== build 19 ==
## axi_to_apb_bridge
module axi_to_apb_bridge (
    input  logic        clk,
    input  logic        rst_n,
    input  logic [31:0] awaddr,
    input  logic        awvalid,
    output logic        awready,
    input  logic [31:0] wdata,
    input  logic        wvalid,
    output logic        wready,
    output logic        bvalid,
    input  logic        bready,
    output logic        PSEL,
    output logic        PENABLE,
    output logic        PWRITE,
    output logic [31:0] PADDR,
    output logic [31:0] PWDATA
);
Size: about 140 flip-flops, about 7200 µm² of cells after synthesis.
export LEC_CHECK = 0
export ABC_AREA = 1
export CAP_MARGIN = 25
export CELL_PAD_IN_SITES_DETAIL_PLACEMENT = 0
export CORE_ASPECT_RATIO = 1.43
export CORE_MARGIN = 8
export CORE_UTILIZATION = 55
export GPL_ROUTABILITY_DRIVEN = 0
export GPL_TIMING_DRIVEN = 1
export MIN_ROUTING_LAYER = met2
export SETUP_SLACK_MARGIN = 0.34
export SLEW_MARGIN = 20
create_clock -name core_clock -period 4.24 [get_ports {clk}]
run.sh (not shown) runs the stock make flow with config.mk's settings and CLKGATE_MAP_FILE=.
Changes in build 98 relative to build 19:
- changing CORE_MARGIN from 8 to 2
- removing SETUP_SLACK_MARGIN (formerly 0.34)
- setting CTS_CLUSTER_SIZE to 68 for the first time
- removing CORE_ASPECT_RATIO (formerly 1.43)
- removing GPL_ROUTABILITY_DRIVEN (formerly 0)
- removing ABC_AREA (formerly 1)
- changing CORE_UTILIZATION from 55 to 66
- removing MIN_ROUTING_LAYER (formerly met2)
- changing CAP_MARGIN from 25 to 20
- removing CELL_PAD_IN_SITES_DETAIL_PLACEMENT (formerly 0)
- removing GPL_TIMING_DRIVEN (formerly 1)
- changing the clock period (ns, I/O delays scaled along) from 4.24 to 2.03
## What came out
- Across build 19 and build 98, a clean result was obtained everywhere but in build 98.
- STATUS run=build 98 STAGES=ALL_DONE FINAL_CHECKS=FAILED CAUSE=negative setup slack
- Final core utilization delta for build 98 relative to build 19: 19 points higher
- Measured against build 19, the buffer count excluding the clock tree in the final layout of build 98 comes out at 1.3 times the reference value.
- Summary — setup slack, build 98 relative to build 19: lower, by 1.96 ns.
- As of build 98, overall power after layout had risen by more than 100% compared to build 19.
diff inputs: build 98 => build 63
- CTS_CLUSTER_SIZE: 68 -> unset
- CORE_UTILIZATION: 66 -> 40
- the clock period (ns, I/O delays scaled along): 2.03 -> 3.26
Results
Build 63 went all the way through synthesis, placement and routing and the layout is clean on timing, DRC and antenna. Although build 98 finished all stages, its layout failed final checks on negative setup slack. Re clock group share of total power: build 63 is 1.7 points up on build 98. A critical path start-end classification of reg -> reg is what build 98 shows, while in -> reg belongs to build 63. Changes observed in build 63 relative to build 98: routability congestion estimate from global placement decreased about 11%; post-route DRC violation count essentially unchanged. Build 63 against build 98: die area +62%, wire length per cell went down by 34%, total power lost 44%. From build 98 to build 63, multiplexer share of the synthesized area did not move at all.
For build 80, these inputs were changed with respect to build 63:
- CORE_UTILIZATION now 66, was 40
- CTS_CLUSTER_SIZE now 42, previously not set
- the clock period (ns, I/O delays scaled along) now 1.88, was 3.26
Results
Flow for build 80 halted at global routing (5_1_grt), error code DPL-0038.
Summary of build 80 over build 63: worst slack at placement -0.61 ns; die span in x -29 µm; detailed placer's ending HPWL +about 23%.
Between build 63 and build 80, the flow reports weighted congestion reported at the end of routability-driven placement increasing by more than 10%.
Number of post-CTS setup repair buffers: build 80 > build 63
Number of buffers inserted by hold repair at cts (lower): build 63
Post-cts sizing count: build 80 > build 63
On build 80: total core area is 39% lower than what build 63 gave.
In terms of clock sink count, build 63 and build 80 differ only marginally.

========
Setup of willow:
axi_to_apb_bridge again, from the RTL that the note above started with.
Settings: LEC_CHECK=0, ABC_AREA=1, CAP_MARGIN=20, CELL_PAD_IN_SITES_DETAIL_PLACEMENT=1, CELL_PAD_IN_SITES_GLOBAL_PLACEMENT=1, CORE_ASPECT_RATIO=0.55, CORE_MARGIN=5, CORE_UTILIZATION=52, CTS_CLUSTER_DIAMETER=226, GPL_ROUTABILITY_DRIVEN=0, GPL_TIMING_DRIVEN=0, MIN_ROUTING_LAYER=met2, PLACE_DENSITY=0.88, SETUP_SLACK_MARGIN=-0.18, SLEW_MARGIN=20, TNS_END_PERCENT=50; clock period 2.43 ns.
willow: aborted in 4_1_cts (tool error)
[inputs] pepper vs willow
- GPL_TIMING_DRIVEN removed (was 0)
- CTS_CLUSTER_DIAMETER removed (was 226)
- MIN_ROUTING_LAYER removed (was met2)
- CELL_PAD_IN_SITES_DETAIL_PLACEMENT removed (was 1)
- CORE_ASPECT_RATIO removed (was 0.55)
- TNS_END_PERCENT removed (was 50)
- CELL_PAD_IN_SITES_GLOBAL_PLACEMENT removed (was 1)
- CORE_UTILIZATION changed from 52 to 40
- ABC_AREA removed (was 1)
- GPL_ROUTABILITY_DRIVEN removed (was 0)
- CORE_MARGIN changed from 5 to 2
- PLACE_DENSITY removed (was 0.88)
- SETUP_SLACK_MARGIN removed (was -0.18)
- the clock period (ns, I/O delays scaled along) changed from 2.43 to 5.0
==> results <==
pepper was carried through to the last stage, and its layout satisfied the timing, DRC and antenna checks.
Summary: die size, pepper worse than willow
Cmp willow and pepper / compound-gate portion of the synthesized area / lower: willow
Taking willow over pepper, the yosys synthesis chip area ratio works out to 1.06.
Changes observed in pepper relative to willow: synthesized instance count dropped 37%, unique cell type count in the Yosys netlist climbed 24, post-synthesis area per instance climbed 3.5 µm², worst-case setup slack after placement climbed 1.44 ns.
Edits applied to the flow inputs when going from pepper to violet:
- CORE_UTILIZATION now 60, was 40
- the clock period (ns, I/O delays scaled along) now 2.18, was 5.0
## What came out
- violet: all stages complete, timing, DRC and antenna checks passed
- Looking at pepper and violet, the final global-route overflow total is a wash.
- For the layout overhead on the synthesized area, violet came in 3.9 points higher than pepper did.
- The count of non-filler cells in the finished layout of violet falls short of that of pepper by 5.0%.
- Taking pepper as the reference point, the instance count on the critical path of violet falls by 1.
- violet reports a higher clock-buffer cell count than pepper does.
- From pepper to violet, tally of buffers added on design ports did not move at all.
- sky130_fd_sc_hd__nor4_1 as the critical path's slowest cell was reported by violet, and sky130_fd_sc_hd__a311oi_1 by pepper.
- Of the two values seen for end point of the critical path, addr_reg[29] was produced by violet and burst_cnt[11] by pepper.

========
run A:
axi_to_apb_bridge again, from the RTL that the note above started with.
make LEC_CHECK=0 ABC_AREA=1 CAP_MARGIN=5 CORE_MARGIN=2 CORE_UTILIZATION=71 CTS_CLUSTER_DIAMETER=195 CTS_CLUSTER_SIZE=49 GPL_ROUTABILITY_DRIVEN=0 MAX_ROUTING_LAYER=met5 MIN_ROUTING_LAYER=met1 PLACE_DENSITY=0.35 SLEW_MARGIN=0 finish   # period 1.86 ns
5_1_grt: run A exited with error
Input changes introduced in run B (baseline for comparison: run A):
# run A
export LEC_CHECK = 0
export ABC_AREA = 1
export CAP_MARGIN = 5
export CORE_MARGIN = 2
export CORE_UTILIZATION = 71
export CTS_CLUSTER_DIAMETER = 195
export CTS_CLUSTER_SIZE = 49
export GPL_ROUTABILITY_DRIVEN = 0
export MAX_ROUTING_LAYER = met5
export MIN_ROUTING_LAYER = met1
export PLACE_DENSITY = 0.35
export SLEW_MARGIN = 0
create_clock -name core_clock -period 1.86 [get_ports {clk}]
# run B
export LEC_CHECK = 0
export CAP_MARGIN = 30
export CORE_MARGIN = 2
export CORE_UTILIZATION = 61
export GPL_ROUTABILITY_DRIVEN = 0
export MAX_ROUTING_LAYER = met5
export MIN_ROUTING_LAYER = met1
export SLEW_MARGIN = 10
create_clock -name core_clock -period 4.02 [get_ports {clk}]
Results
- Run B — AND-OR/OR-AND share of the synthesized area 3.0 points higher, run A as reference
- As far as CTS buffer count goes, run A and run B are indistinguishable; the numbers are identical.
- Compared run A against run B; adder-cell area share of the yosys netlist within noise.
- Post-synth area from yosys stat, run B vs run A: down by a few percent
- Going from run A to run B, post-synthesis instance area decreased 410 um^2, standard cell core area increased 1100 um^2, synthesized cell count decreased 375, chip height increased about 4.6%, basic-gate share of the synthesized area counting and, or, nand and nor cells decreased 19 points.
- What run A reported for post-placement cell area has to be multiplied by 0.933 to get the figure for run B.
- Run B went all the way through the flow, and no timing, DRC or antenna check failed.
Inputs modified between run B and run C:
# run B
export LEC_CHECK = 0
export CAP_MARGIN = 30
export CORE_MARGIN = 2
export CORE_UTILIZATION = 61
export GPL_ROUTABILITY_DRIVEN = 0
export MAX_ROUTING_LAYER = met5
export MIN_ROUTING_LAYER = met1
export SLEW_MARGIN = 10
create_clock -name core_clock -period 4.02 [get_ports {clk}]
# run C
export LEC_CHECK = 0
export CAP_MARGIN = 20
export CORE_MARGIN = 2
export CORE_UTILIZATION = 32
export SLEW_MARGIN = 20
create_clock -name core_clock -period 7.07 [get_ports {clk}]
Results
Run C against run B: detailed placer's ending HPWL increased by about 6% relative to the old numbers, core utilization decreased by 39 points relative to the old numbers.
On sequential share of layout area: between run B and run C, it ends up lower for run C.
Relative to run B, summed area of non-filler cells in the final layout has increased by 100 um^2 in run C.

========
Starting RTL as in the previous note.
==> flow/config.mk <==
export PLATFORM = sky130hd
export DESIGN_NAME = axi_to_apb_bridge
export DESIGN_NICKNAME = axi_to_apb_bridge
export VERILOG_FILES = /design/flow/design.v
export SDC_FILE = /design/flow/constraint.sdc
export NUM_CORES = 4
export LEC_CHECK = 0
export ABC_AREA = 0
export CAP_MARGIN = 0
export CELL_PAD_IN_SITES_DETAIL_PLACEMENT = 1
export CELL_PAD_IN_SITES_GLOBAL_PLACEMENT = 3
export CORE_MARGIN = 2
export CORE_UTILIZATION = 21
export CTS_CLUSTER_SIZE = 68
export GPL_ROUTABILITY_DRIVEN = 1
export GPL_TIMING_DRIVEN = 1
export HOLD_SLACK_MARGIN = 0.28
export MAX_ROUTING_LAYER = met4
export MIN_ROUTING_LAYER = met2
export SLEW_MARGIN = 20
==> flow/constraint.sdc <==
create_clock -name core_clock -period 4.02 [get_ports {clk}]
set_input_delay 0.8040 -clock core_clock [delete_from_list [all_inputs] [get_ports {clk}]]
set_output_delay 0.8040 -clock core_clock [all_outputs]
set_load 0.01 [all_outputs]
The baseline produced a clean layout.
Change:
Settings changed: ABC_AREA 0 to unset, CAP_MARGIN 0 to 20, CELL_PAD_IN_SITES_DETAIL_PLACEMENT 1 to unset, CELL_PAD_IN_SITES_GLOBAL_PLACEMENT 3 to unset, CORE_UTILIZATION 21 to 67, CTS_CLUSTER_SIZE 68 to 37, GPL_ROUTABILITY_DRIVEN 1 to unset, GPL_TIMING_DRIVEN 1 to unset, HOLD_SLACK_MARGIN 0.28 to unset, MAX_ROUTING_LAYER met4 to unset, MIN_ROUTING_LAYER met2 to unset.
Clock period 4.02 ns to 1.81 ns, I/O delays scaled along.
What happened: With this change the flow stopped in 4_1_cts, error DPL-0038; synthesized cell count does not change; die area went down by 68%; synthesized area is unchanged.
Change:
Settings changed: CORE_UTILIZATION 67 to 68.
=> The new run failed in 4_1_cts; synthesized area is unchanged; synthesized cell count does not change; die size is lower by 1.4%.
Change:
Settings changed: CTS_CLUSTER_SIZE 37 to unset.
Clock period 1.81 ns to 3.26 ns, I/O delays scaled along.
With this change the flow ran to the end with no violations.
Die size does not change.
Synthesized area stays the same.
Synthesized cell count does not change.
Power is estimated from default activity; no workload was simulated.
